// PMPD
module PMPD(
    input wire clk,
    input wire rst_n,
    input wire sclk,
    input wire mosi,
    input wire ss,
    output wire miso,            
    output wire drive
);
clock: 12.8 ns
lec_check: 0
cap_margin: 0
cell_pad_in_sites_global_placement: 2
core_aspect_ratio: 0.8
core_margin: 9
core_utilization: 70
gpl_routability_driven: 0
gpl_timing_driven: 0
hold_slack_margin: -0.09
max_routing_layer: met4
slew_margin: 30
tns_end_percent: 15
run.sh (not shown) runs the stock make flow with config.mk's settings and CLKGATE_MAP_FILE=.
The first run aborted during 3_1_place_gp_skip_io.
Next try:
==> flow/config.mk (replaced) <==
export PLATFORM = sky130hd
export DESIGN_NAME = PMPD
export DESIGN_NICKNAME = PMPD
export VERILOG_FILES = /design/flow/design.v
export SDC_FILE = /design/flow/constraint.sdc
export NUM_CORES = 4
export LEC_CHECK = 0
export ABC_AREA = 0
export CAP_MARGIN = 20
export CORE_MARGIN = 2
export CORE_UTILIZATION = 72
export CTS_CLUSTER_SIZE = 31
export SETUP_SLACK_MARGIN = 1.4
export SLEW_MARGIN = 20
==> flow/constraint.sdc (replaced) <==
create_clock -name core_clock -period 4.91 [get_ports {clk}]
set_input_delay 0.9820 -clock core_clock [delete_from_list [all_inputs] [get_ports {clk}]]
set_output_delay 0.9820 -clock core_clock [all_outputs]
set_load 0.01 [all_outputs]
Outcome: The changed run finished but fails on negative setup slack. Synthesized cell count does not change. Synthesized area is unchanged. Die size goes down by 10%.
Next try:
--- a/flow/config.mk
+++ b/flow/config.mk
@@ -8 +7,0 @@
-export ABC_AREA = 0
@@ -11,3 +10 @@
-export CORE_UTILIZATION = 72
-export CTS_CLUSTER_SIZE = 31
-export SETUP_SLACK_MARGIN = 1.4
+export CORE_UTILIZATION = 40
==> flow/constraint.sdc (replaced) <==
create_clock -name core_clock -period 8.01 [get_ports {clk}]
set_input_delay 1.6020 -clock core_clock [delete_from_list [all_inputs] [get_ports {clk}]]
set_output_delay 1.6020 -clock core_clock [all_outputs]
set_load 0.01 [all_outputs]
The changed run went through all stages and came out clean.
Synthesized cell count stays the same.
Register-to-register slack improves by 2.2 ns.
Cell count climbs by roughly a tenth.
Total power drops by well over a third.
Wire length drops by roughly a tenth.
Clock skew climbs by 0.0047 ns.
Next try:
--- a/flow/config.mk
+++ b/flow/config.mk
@@ -10 +10 @@
-export CORE_UTILIZATION = 40
+export CORE_UTILIZATION = 21
==> flow/constraint.sdc (replaced) <==
create_clock -name core_clock -period 15.2 [get_ports {clk}]
set_input_delay 3.0400 -clock core_clock [delete_from_list [all_inputs] [get_ports {clk}]]
set_output_delay 3.0400 -clock core_clock [all_outputs]
set_load 0.01 [all_outputs]
Result: The changed run went through all stages and came out clean. Wire length went up by 4.8%. Sequential power went down by 47%. Maximum frequency went down by about 9%. Final area went up by 2.8%. Die area went up by about 90%.

* * *

Starting RTL as in the previous note.
// PMPD
module PMPD(
    input wire clk,
    input wire rst_n,
    input wire sclk,
    input wire mosi,
    input wire ss,
    output wire miso,            
    output wire drive
);
clock: 5.26 ns
lec_check: 0
abc_area: 0
cap_margin: 20
core_margin: 2
core_utilization: 72
cts_cluster_size: 99
place_density_lb_addon: 0.0
setup_slack_margin: 1.53
slew_margin: 20
The starting point ran to the end with violations: setup timing.
Next try:
Settings changed: ABC_AREA 0 to not set, CORE_UTILIZATION 72 to 40, CTS_CLUSTER_SIZE 99 to not set, PLACE_DENSITY_LB_ADDON 0.0 to not set, SETUP_SLACK_MARGIN 1.53 to not set.
Clock period 5.26 ns to 5.44 ns, I/O delays scaled along.
The new run finished with setup timing left.
Routed wire length drops by a little under a tenth.
Die size climbs by well over a third.
Combinational power drops by roughly a tenth.
Next try:
Clock period 5.44 ns to 10.0 ns, I/O delays scaled along.
Effect: Now the flow produced a clean layout; clock skew came out lower by 0.0059 ns; first-iteration DRC count came out lower by a few percent; utilization came out lower by 1.9 points; sequential share of layout area came out higher by 2.2 points; maximum frequency came out lower by about a fifth; hold slack is better by 0.064 ns; setup slack is better by 3.2 ns; clock power came out lower by well over a third.
Next try:
Settings changed: ABC_AREA set to 1, CORE_UTILIZATION 40 to 60, CTS_CLUSTER_SIZE set to 98.
Clock period 10.0 ns to 6.87 ns, I/O delays scaled along.
=>
- The new run finished clean
- hold slack hardly moves
- utilization came out higher by 22 points
- total power came out higher by 43%
- via count came out higher by 29%
- clock-buffer cell count came out lower by 29
- die area came out lower by 33%
- setup slack degrades by 1.9 ns
- combinational power came out higher by 62%
- non-clock buffer count came out higher by 55
Next try:
Settings changed: CORE_UTILIZATION 60 to 59.
Clock period 6.87 ns to 6.31 ns, I/O delays scaled along.
The new run completed and failed the layout checks on setup timing.
Wire length barely changes.
Total power is higher by 10%.
Synthesized cell count does not change.
Design area is higher by about 1.3%.
Worst hold slack loses 0.0056 ns.
Cell count is higher by about 1.8%.
Utilization is lower by 0.23 points.
Register-to-register slack loses 0.58 ns.
Clock skew is lower by 0.012 ns.

* * *

## run A
Starting RTL as in the previous note.
Settings: LEC_CHECK=0, ABC_AREA=1, CAP_MARGIN=20, CORE_MARGIN=2, CORE_UTILIZATION=72, CTS_CLUSTER_SIZE=47, GPL_ROUTABILITY_DRIVEN=1, PLACE_DENSITY_LB_ADDON=0.2, SETUP_SLACK_MARGIN=0.12, SLEW_MARGIN=20; clock period 5.33 ns.
| run A | all stages done | FAIL | setup timing |
Setup changes, run A to run B
==> flow/config.mk <==
export PLATFORM = sky130hd
export DESIGN_NAME = PMPD
export DESIGN_NICKNAME = PMPD
export VERILOG_FILES = /design/flow/design.v
export SDC_FILE = /design/flow/constraint.sdc
export NUM_CORES = 4
export LEC_CHECK = 0
export CAP_MARGIN = 20
export CORE_MARGIN = 2
export CORE_UTILIZATION = 37
export SLEW_MARGIN = 20
==> flow/constraint.sdc <==
create_clock -name core_clock -period 8.01 [get_ports {clk}]
set_input_delay 1.6020 -clock core_clock [delete_from_list [all_inputs] [get_ports {clk}]]
set_output_delay 1.6020 -clock core_clock [all_outputs]
set_load 0.01 [all_outputs]
NOTE: buffer and inverter count on the worst path in run B falls short of that of run A
Number of cells in the finished layout apart from fillers in run B vs run A: down 17%
Start point of the critical path: check_respiration.fir_long[15][1] -> run B, check_respiration.sum_short[1] -> run A
Share of the clock period used by the worst path in run B vs run A: down 34 points
Run B ended with every stage complete and zero timing, DRC or antenna violations.
In run A the implementation ran to completion but is not tape-out ready, as the final checks report setup timing.
From run A to run B the numbers moved as follows: static leakage moved up; final critical delay including setup and external delays moved up; wire length moved down; worst setup slack moved up.
Delta (run B minus run A): area after synthesis dropped 0.50%; maximum number of pins on one net before global-route repair down about 34%; clock network power down about 30%.
The inputs of run C differ from those of run B as listed below.
-- flow/config.mk --
<<< run B, line 6
export NUM_CORES = 4
export LEC_CHECK = 0
export CAP_MARGIN = 20
export CORE_MARGIN = 2
export CORE_UTILIZATION = 37
export SLEW_MARGIN = 20
>>> run C, line 6
export NUM_CORES = 4
export LEC_CHECK = 0
export ABC_AREA = 1
export CAP_MARGIN = 20
export CORE_MARGIN = 2
export CORE_UTILIZATION = 40
export CTS_CLUSTER_DIAMETER = 291
export SLEW_MARGIN = 20
==> flow/constraint.sdc <==
create_clock -name core_clock -period 10.0 [get_ports {clk}]
set_input_delay 2.0000 -clock core_clock [delete_from_list [all_inputs] [get_ports {clk}]]
set_output_delay 2.0000 -clock core_clock [all_outputs]
set_load 0.01 [all_outputs]
==> comparison <==
After detailed routing, run B needs less wire than run C.
On total power, run B loses to run C.
Relative to run B, fraction of area in registers has increased by 0.37 points in run C.
The following lists how run D was set up differently from run C:
==> flow/config.mk <==
export PLATFORM = sky130hd
export DESIGN_NAME = PMPD
export DESIGN_NICKNAME = PMPD
export VERILOG_FILES = /design/flow/design.v
export SDC_FILE = /design/flow/constraint.sdc
export NUM_CORES = 4
export LEC_CHECK = 0
export CAP_MARGIN = 20
export CORE_ASPECT_RATIO = 0.8
export CORE_MARGIN = 2
export CORE_UTILIZATION = 40
export SLEW_MARGIN = 35
export TNS_END_PERCENT = 25
Results
Run D closes out successfully: all stages finished, all timing, DRC and antenna checks passed.
Going from run C to run D, post-detailed-routing wire length went down about 15%, synthesized cell count went down 35%, portion of the clock cycle consumed by the worst path in the final layout went up 2.4 points.
In run D the global router's overall resource usage turned out 2.2 points lower than in run C.
For run C, the dominant kind of combinational cell was simple AND/OR/NAND/NOR gates, unlike run D, where it was multiplexers.
Diff run C -> run D: number of cells traversed by the worst register-to-register path lower; fmax now smaller.
#### Input delta (run E over run D)
==> flow/config.mk <==
export PLATFORM = sky130hd
export DESIGN_NAME = PMPD
export DESIGN_NICKNAME = PMPD
export VERILOG_FILES = /design/flow/design.v
export SDC_FILE = /design/flow/constraint.sdc
export NUM_CORES = 4
export LEC_CHECK = 0
export CAP_MARGIN = 20
export CORE_MARGIN = 2
export CORE_UTILIZATION = 17
export SLEW_MARGIN = 20
==> flow/constraint.sdc <==
create_clock -name core_clock -period 13.0 [get_ports {clk}]
set_input_delay 2.6000 -clock core_clock [delete_from_list [all_inputs] [get_ports {clk}]]
set_output_delay 2.6000 -clock core_clock [all_outputs]
set_load 0.01 [all_outputs]
## What came out
Changes observed in run E relative to run D: core area went up; number of global-route vias before repair went down; cell count went up.
Die size is lower on run D
Cmp run E vs run D: cell area higher in run E
Between run D and run E, the final critical-path required period is lower for run D.
Tally of clock buffers in the finished layout up 44 in run E wrt run D

* * *

job 101:
PMPD again, from the RTL that the note above started with.
clock: 4.72 ns
lec_check: 0
abc_area: 1
cap_margin: 0
core_aspect_ratio: 0.71
core_margin: 2
core_utilization: 72
cts_cluster_diameter: 397
cts_cluster_size: 10
place_density_lb_addon: 0.11
slew_margin: 20
Job 101 finished all stages; layout check result: FAIL, due to negative setup slack.
#### Input delta (job 102 over job 101)
- swapping 10 for 23 in CTS_CLUSTER_SIZE
- clearing CORE_ASPECT_RATIO, which used to be 0.71
- clearing PLACE_DENSITY_LB_ADDON, which used to be 0.11
- swapping 72 for 67 in CORE_UTILIZATION
- swapping 0 for 20 in CAP_MARGIN
- clearing CTS_CLUSTER_DIAMETER, which used to be 397
- clearing ABC_AREA, which used to be 1
- swapping 4.72 for 4.45 in the clock period (ns, I/O delays scaled along)
==> results <==
- Job 102: complete, dirty (negative setup slack)
- [job 102 vs job 101] mux cell area share after synthesis: higher in job 102
- Proportion of cell area spent on the clock network is lower on job 101
- Combinational power of job 102 is on par with job 101.
- Job 102 vs. job 101: detailed router's first-iteration violation count shows a reduction of 3717, adder-cell share of the synthesized area shows no meaningful change, clock-buffer cell count shows an increase of about 23%.
- Synthesized area in job 102 is about 0.5% lower than in job 101
- Comparing wire length of the first global-routing pass for job 102 and job 101, the bigger number came from job 101.
- Job 102 against job 101; number of standard cells reported by yosys is down by more than a quarter.
- Against job 101, achievable clock frequency in job 102 rose by a few percent.
- Utilization, job 102 and job 101: larger value in job 101
Power is estimated from default activity; no workload was simulated.
